run A:
==> flow/design.v <==
`timescale 1ns/1ps
module dut #(
    parameter int DATAW = 16
)(
    input  wire                 clk,
    input  wire                 rst_n,
    input  wire                 in_valid,
    output wire                 in_ready,
    input  wire signed [DATAW-1:0] in_data,
    output reg                  out_valid,
    input  wire                 out_ready,
    output reg signed [2*DATAW-1:0] out_data
);
    assign in_ready = rst_n && (!out_valid || out_ready);
    always @(posedge clk or negedge rst_n) begin
        if (!rst_n) begin
            out_valid <= 1'b0;
            out_data  <= '0;
        end else begin
            if (in_valid && in_ready) begin
                out_data  <= in_data * in_data;  
                out_valid <= 1'b1;
            end else if (out_valid && out_ready) begin
                out_valid <= 1'b0;
            end
        end
    end
endmodule
clock: 7.29 ns
lec_check: 0
cap_margin: 20
core_margin: 2
core_utilization: 40
place_density: 0.6
setup_slack_margin: -0.53
slew_margin: 20
run.sh (not shown) runs the stock make flow with config.mk's settings and CLKGATE_MAP_FILE=.
Run A completed end to end with timing, DRC and antenna clean.
--- input diff run A..run B ---
- removing SETUP_SLACK_MARGIN (formerly -0.53)
- setting TNS_END_PERCENT to 10 for the first time
- setting CTS_CLUSTER_DIAMETER to 189 for the first time
- setting CTS_CLUSTER_SIZE to 96 for the first time
- setting ABC_AREA to 1 for the first time
- changing CORE_UTILIZATION from 40 to 64
- changing the clock period (ns, I/O delays scaled along) from 7.29 to 4.05
Findings:
Final standard cell count with taps included and fillers excluded (higher): run B. Looking at wire length of the first global-routing pass across both flows, run B is the weaker of the two, with run A ahead. Diff run A -> run B: cell total in the yosys stat output rose by about 25%; length of the first detailed-routing pass in iterations went up; synthesized instance count increased 281. Run B vs run A: post-synthesis cell area up by a little under 10%. Run B finished every stage; the final checks, however, were not passed, the failures being negative setup slack. Number of setup violations in the final report for run B: 26 up relative to run A.
[inputs] run C vs run B
- ABC_AREA no longer set, was 1
- CORE_UTILIZATION now 40, was 64
- CTS_CLUSTER_SIZE no longer set, was 96
- CTS_CLUSTER_DIAMETER no longer set, was 189
- TNS_END_PERCENT no longer set, was 10
- the clock period (ns, I/O delays scaled along) now 7.5, was 4.05
Findings:
Run C completed every stage of the flow, and the final layout passed the timing, design-rule and antenna checks.
Run C has more setup slack than run B.
Between run C and run B, it is run C whose flop share of the area is higher, by 1.4 points.
Going from run B to run C, the number of buffers inserted to repair setup after CTS was found to have gone down by 39.
[run C vs run B] synthesized chip area reported by yosys: lower in run C
The following lists how run D was set up differently from run C:
- an added SETUP_SLACK_MARGIN of -0.66
- a change of PLACE_DENSITY from 0.6 to 0.35
- an added CELL_PAD_IN_SITES_GLOBAL_PLACEMENT of 3
- an added TNS_END_PERCENT of 20
- a change of CORE_MARGIN from 2 to 7
- an added CTS_CLUSTER_DIAMETER of 336
- an added CTS_CLUSTER_SIZE of 41
[summary]
As far as met3 demand-to-capacity share in global routing is concerned, run C and run D perform about the same. When the final numbers for run C and run D were put side by side, the first-pass iteration count of the detailed router turned out to be greater in run C. The critical path depth in cells in run D sits about 5% above the value recorded for run C. The number of global-route vias before repair in run C is 0.939 times that in run D. Portion of netlist area occupied by mux cells essentially unchanged between run C and run D. Going from run C to run D, count of pins on the block boundary level, routed wire length rose by 3.1 mm, pin count of the biggest net entering global routing comparable, final hold slack decreased 0.0047 ns.
What run E does differently from run D at the input level:
- changing CORE_MARGIN from 7 to 2
- changing CORE_UTILIZATION from 40 to 70
- changing CTS_CLUSTER_SIZE from 41 to 98
- setting PLACE_DENSITY_LB_ADDON to 0.3 for the first time
- removing PLACE_DENSITY (formerly 0.35)
- changing CELL_PAD_IN_SITES_GLOBAL_PLACEMENT from 3 to 0
- changing TNS_END_PERCENT from 20 to 15
--- outcome ---
- Run E ended with more arrival time of the worst setup path than run D.
- Going from run D to run E, the area of all placed cells without fillers was found to have gone down by 570 um2.
- Register share of the cell area for run E is higher than for run D.
- The run showing the smaller time the final worst path needs with I/O delays and setup is run D.
- [run E] wire length of the first global-routing pass fell 5.2% relative to run D
- [run E vs run D] wire length on met3: higher in run E
- Wire length came out lower on run E than on run D.
- From run D to run E, area of the mapped netlist did not move at all.
- Relative to run D, the met2 layer wire length in the routed design measured on run E has decreased by a few percent.
- Against run D, run E reports a core region area that is lower.


Starts from the design.v that is shown in full above.
==> flow/config.mk <==
export PLATFORM = sky130hd
export DESIGN_NAME = dut
export DESIGN_NICKNAME = dut
export VERILOG_FILES = /design/flow/design.v
export SDC_FILE = /design/flow/constraint.sdc
export NUM_CORES = 4
export LEC_CHECK = 0
export CAP_MARGIN = 20
export CORE_MARGIN = 2
export CORE_UTILIZATION = 72
export PLACE_DENSITY = 0.76
export SETUP_SLACK_MARGIN = -0.44
export SLEW_MARGIN = 20
export TNS_END_PERCENT = 5
==> flow/constraint.sdc <==
create_clock -name core_clock -period 5.83 [get_ports {clk}]
set_input_delay 1.1660 -clock core_clock [delete_from_list [all_inputs] [get_ports {clk}]]
set_output_delay 1.1660 -clock core_clock [all_outputs]
set_load 0.01 [all_outputs]
The starting point never finished: it broke off in 5_1_grt.
Next try:
CTS_CLUSTER_DIAMETER = 80   (was default)
PLACE_DENSITY = default   (was 0.76)
SETUP_SLACK_MARGIN = default   (was -0.44)
TNS_END_PERCENT = default   (was 5)
clock period = 3.47 ns   (was 5.83 ns; I/O delays follow)
This time the run stopped in 4_1_cts.
Synthesized cell count is unchanged.
Die area is unchanged.
Synthesized area does not change.
Next try:
CTS_CLUSTER_DIAMETER = 85   (was 80)
CTS_CLUSTER_SIZE = 24   (was default)
PLACE_DENSITY_LB_ADDON = 0.27   (was default)
clock period = 6.9 ns   (was 3.47 ns; I/O delays follow)
The new run aborted during 5_1_grt with GRT-0232.
Synthesized area is unchanged.
Synthesized cell count is unchanged.
Die area is unchanged.
Next try:
CORE_UTILIZATION = 65   (was 72)
CTS_CLUSTER_DIAMETER = default   (was 85)
CTS_CLUSTER_SIZE = default   (was 24)
PLACE_DENSITY = 0.6   (was default)
PLACE_DENSITY_LB_ADDON = default   (was 0.27)
clock period = 6.23 ns   (was 6.9 ns; I/O delays follow)
- The changed run finished but failed the layout checks on negative setup slack
- synthesized cell count is unchanged
- area after synthesis stays the same
- die area came out higher by about 10%
Next try:
CORE_UTILIZATION = 72   (was 65)
TNS_END_PERCENT = 5   (was default)
clock period = 5.52 ns   (was 6.23 ns; I/O delays follow)
=> This time the run aborted during 4_1_cts; die size fell by roughly a tenth; area after synthesis is unchanged; synthesized cell count stays the same.


oak:
Starts from the design.v that is shown in full above.
==> flow/config.mk <==
export PLATFORM = sky130hd
export DESIGN_NAME = dut
export DESIGN_NICKNAME = dut
export VERILOG_FILES = /design/flow/design.v
export SDC_FILE = /design/flow/constraint.sdc
export NUM_CORES = 4
export LEC_CHECK = 0
export CAP_MARGIN = 15
export CELL_PAD_IN_SITES_DETAIL_PLACEMENT = 2
export CELL_PAD_IN_SITES_GLOBAL_PLACEMENT = 3
export CORE_ASPECT_RATIO = 1.11
export CORE_MARGIN = 7
export CORE_UTILIZATION = 40
export GPL_ROUTABILITY_DRIVEN = 0
export MAX_ROUTING_LAYER = met4
export PLACE_DENSITY_LB_ADDON = 0.26
export SETUP_SLACK_MARGIN = 0.19
export SLEW_MARGIN = 25
export TNS_END_PERCENT = 90
==> flow/constraint.sdc <==
create_clock -name core_clock -period 4.27 [get_ports {clk}]
set_input_delay 0.8540 -clock core_clock [delete_from_list [all_inputs] [get_ports {clk}]]
set_output_delay 0.8540 -clock core_clock [all_outputs]
set_load 0.01 [all_outputs]
In the summary table, oak is marked failed, with error DPL-0033 raised in clock tree synthesis (4_1_cts).
For pine, these inputs were changed with respect to oak:
Settings: a change of CORE_MARGIN from 7 to 2; a deleted CELL_PAD_IN_SITES_DETAIL_PLACEMENT that had been 2; a deleted CELL_PAD_IN_SITES_GLOBAL_PLACEMENT that had been 3; a deleted PLACE_DENSITY_LB_ADDON that had been 0.26; a change of CAP_MARGIN from 15 to 20; a change of SLEW_MARGIN from 25 to 20; an added PLACE_DENSITY of 0.6; a deleted TNS_END_PERCENT that had been 90; a deleted GPL_ROUTABILITY_DRIVEN that had been 0; a deleted CORE_ASPECT_RATIO that had been 1.11; a deleted SETUP_SLACK_MARGIN that had been 0.19; a deleted MAX_ROUTING_LAYER that had been met4; a change of the clock period (ns, I/O delays scaled along) from 4.27 to 7.29.
[summary]
pine closes out successfully: all stages finished, all timing, DRC and antenna checks passed.
pine -> oak: count of different cell masters after synthesis flat
oak -> pine: number of enable-type register cells in the synthesized netlist delta 0, exact match
Number of cells after detailed placement for pine is lower than for oak.
Summary: with oak as the reference, horizontal die dimension in pine moved down slightly.
In pine, standard-cell row count is lower than in oak.
Between oak and pine, the flow reports chip height decreasing by more than 10%.
Sort oak and pine by die area, ascending, and pine comes first.
Edits applied to the flow inputs when going from pine to birch:
Settings: changing CORE_UTILIZATION from 40 to 68; changing the clock period (ns, I/O delays scaled along) from 7.29 to 6.47.
==> results <==
birch ran in full, but the layout does not pass; the checks complain about negative setup slack. In the tables for birch and pine, met1 routing resource usage after global routing reads lower with pine. Post-synthesis to final-layout area growth: lower on pine. Lower sequential fraction of total cell area goes to birch over pine. Top layer reached by signal wires = met5: birch; top layer reached by signal wires = met4: pine. pine -> birch: first-pass GRT wire length increased by more than 10%. Measured against each other, birch and pine differ in non-clock buffer count, the higher figure coming from birch. Cmp birch and pine / worst setup slack / higher: pine. The total wire length after detailed routing of birch was inferior to that of pine. Multi-input logic cell count: birch vs pine identical.
## Diff of input files: maple against birch
Settings: clearing PLACE_DENSITY, which used to be 0.6; putting SETUP_SLACK_MARGIN at -0.15 where nothing was set; swapping 68 for 70 in CORE_UTILIZATION; swapping 6.47 for 6.26 in the clock period (ns, I/O delays scaled along).
--- outcome ---
What the final checks of maple revealed, after a flow that finished every stage, was a layout that fails on negative setup slack.
In maple, the non-clock buffer contribution to total cell area came out 0.99 points below the value in birch.
Critical path capture point: out_data[31]$_DFFE_PN0P_ -> birch, out_data[30]$_DFFE_PN0P_ -> maple
Going from birch to maple, the length of routed met3 wiring was found to have gone up by 900 um.
Taking birch as the reference point, the met2 layer usage reported by global route of maple rises by 4.7 points.
Taking birch as the reference, in maple final design utilization went up, clock tree cell share of total cell area did not really move, area added between synthesis and finish went up, wire length reported by the detailed router went up.
diff inputs: maple => cedar
Settings: setting TNS_END_PERCENT to 5 for the first time; setting PLACE_DENSITY to 0.6 for the first time; changing CORE_UTILIZATION from 70 to 65; changing SETUP_SLACK_MARGIN from -0.15 to 1.12; changing the clock period (ns, I/O delays scaled along) from 6.26 to 7.5.
==> results <==
Across maple and cedar, a clean result was obtained everywhere but in maple. maple: flow complete, layout not clean; failing: negative setup slack. Comparing maple and cedar, the lower die size was measured on maple. From maple to cedar the numbers moved as follows: cell count fell by 115, final worst-path setup slack went up by 1.63 ns.


job 9048:
RTL: the design.v shown in full above, as it stands there.
Settings: LEC_CHECK=0, ABC_AREA=1, CAP_MARGIN=20, CORE_MARGIN=2, CORE_UTILIZATION=57, CTS_CLUSTER_DIAMETER=178, CTS_CLUSTER_SIZE=88, PLACE_DENSITY=0.6, SETUP_SLACK_MARGIN=-0.48, SLEW_MARGIN=40; clock period 6.19 ns.
Finished, but not clean: job 9048, with setup timing.
## Diff of input files: job 2321 against job 9048
# job 9048
export LEC_CHECK = 0
export ABC_AREA = 1
export CAP_MARGIN = 20
export CORE_MARGIN = 2
export CORE_UTILIZATION = 57
export CTS_CLUSTER_DIAMETER = 178
export CTS_CLUSTER_SIZE = 88
export PLACE_DENSITY = 0.6
export SETUP_SLACK_MARGIN = -0.48
export SLEW_MARGIN = 40
create_clock -name core_clock -period 6.19 [get_ports {clk}]
# job 2321
export LEC_CHECK = 0
export CAP_MARGIN = 20
export CORE_MARGIN = 2
export CORE_UTILIZATION = 72
export PLACE_DENSITY_LB_ADDON = 0.27
export SLEW_MARGIN = 20
create_clock -name core_clock -period 7.0 [get_ports {clk}]
[summary]
[flow] job 2321 | stages: complete | final checks: fail | reason: setup timing. Against job 9048 as the reference, job 2321 delivers a lower non-clock buffer instance count of the final layout. In the final design statistics, job 2321 uses fewer standard cells in total than job 9048. Area share of xor/xnor cells in the synthesized design, job 2321 and job 9048: larger value in job 2321.
The inputs of job 8230 differ from those of job 2321 as listed below.
# job 2321
export LEC_CHECK = 0
export CAP_MARGIN = 20
export CORE_MARGIN = 2
export CORE_UTILIZATION = 72
export PLACE_DENSITY_LB_ADDON = 0.27
export SLEW_MARGIN = 20
create_clock -name core_clock -period 7.0 [get_ports {clk}]
# job 8230
export LEC_CHECK = 0
export CAP_MARGIN = 20
export CORE_MARGIN = 2
export CORE_UTILIZATION = 72
export CTS_CLUSTER_DIAMETER = 85
export CTS_CLUSTER_SIZE = 24
export PLACE_DENSITY_LB_ADDON = 0.27
export SLEW_MARGIN = 20
create_clock -name core_clock -period 6.86 [get_ports {clk}]
- As the logs show, job 8230 stopped at 5_1_grt after a tool error, so it never reached the end of the flow.
- Taking job 2321 as the reference, in job 8230 floorplan core density about even; worst setup timing slack at the placement stage fell 0.13 ns; cell count after placement rose 1.1%; share of synthesized registers carrying an async set or reset about even; die size about even.
- From job 8230 to job 2321, area after synthesis did not move at all.
- Between job 2321 and job 8230, the difference in net count after synthesis is negligible.
- Comparing job 2321 against job 8230, there is no change at all in number of hold buffers added after cts.
Here is what was changed in the inputs of job 922 compared with job 8230.
# job 8230
export LEC_CHECK = 0
export CAP_MARGIN = 20
export CORE_MARGIN = 2
export CORE_UTILIZATION = 72
export CTS_CLUSTER_DIAMETER = 85
export CTS_CLUSTER_SIZE = 24
export PLACE_DENSITY_LB_ADDON = 0.27
export SLEW_MARGIN = 20
create_clock -name core_clock -period 6.86 [get_ports {clk}]
# job 922
export LEC_CHECK = 0
export CAP_MARGIN = 20
export CORE_MARGIN = 2
export CORE_UTILIZATION = 72
export CTS_CLUSTER_DIAMETER = 80
export CTS_CLUSTER_SIZE = 47
export SETUP_SLACK_MARGIN = 0.86
export SLEW_MARGIN = 20
create_clock -name core_clock -period 3.47 [get_ports {clk}]
Results
In the reports for job 922 and job 8230, the smaller placed instance count belongs to job 8230. Reported for job 922 and job 8230, die size turned out identical to the last digit. The log for job 922 ends in 4_1_cts with error DPL-0038, so the run never completed. Re die extent in y: no difference whatsoever between job 8230 and job 922. Side by side, minimum setup slack after placement turned out lower in job 922 than in job 8230. Looking at placement-stage cell area, job 922 sits about 7% higher than job 8230 does.
Changes in job 6115 relative to job 922:
# job 922
export LEC_CHECK = 0
export CAP_MARGIN = 20
export CORE_MARGIN = 2
export CORE_UTILIZATION = 72
export CTS_CLUSTER_DIAMETER = 80
export CTS_CLUSTER_SIZE = 47
export SETUP_SLACK_MARGIN = 0.86
export SLEW_MARGIN = 20
create_clock -name core_clock -period 3.47 [get_ports {clk}]
# job 6115
export LEC_CHECK = 0
export CAP_MARGIN = 20
export CORE_MARGIN = 2
export CORE_UTILIZATION = 72
export CTS_CLUSTER_DIAMETER = 80
export CTS_CLUSTER_SIZE = 42
export SETUP_SLACK_MARGIN = 0.84
export SLEW_MARGIN = 20
create_clock -name core_clock -period 3.47 [get_ports {clk}]
[summary]
Job 6115 got as far as 4_1_cts, where a tool error ended the run.
Between job 6115 and job 922, the number of placed instances, taps included figures differ only marginally.
Post-synth area from yosys stat came out exactly the same in job 6115 and job 922.
Comparing job 6115 against job 922, there is no change at all in arithmetic-cell share of the synthesized area counting full adders, half adders and majority gates.
Comparing job 922 against job 6115, there is no change at all in synthesized area.
Mean instance size in the synthesized netlist delta (job 6115 -> job 922): insignificant
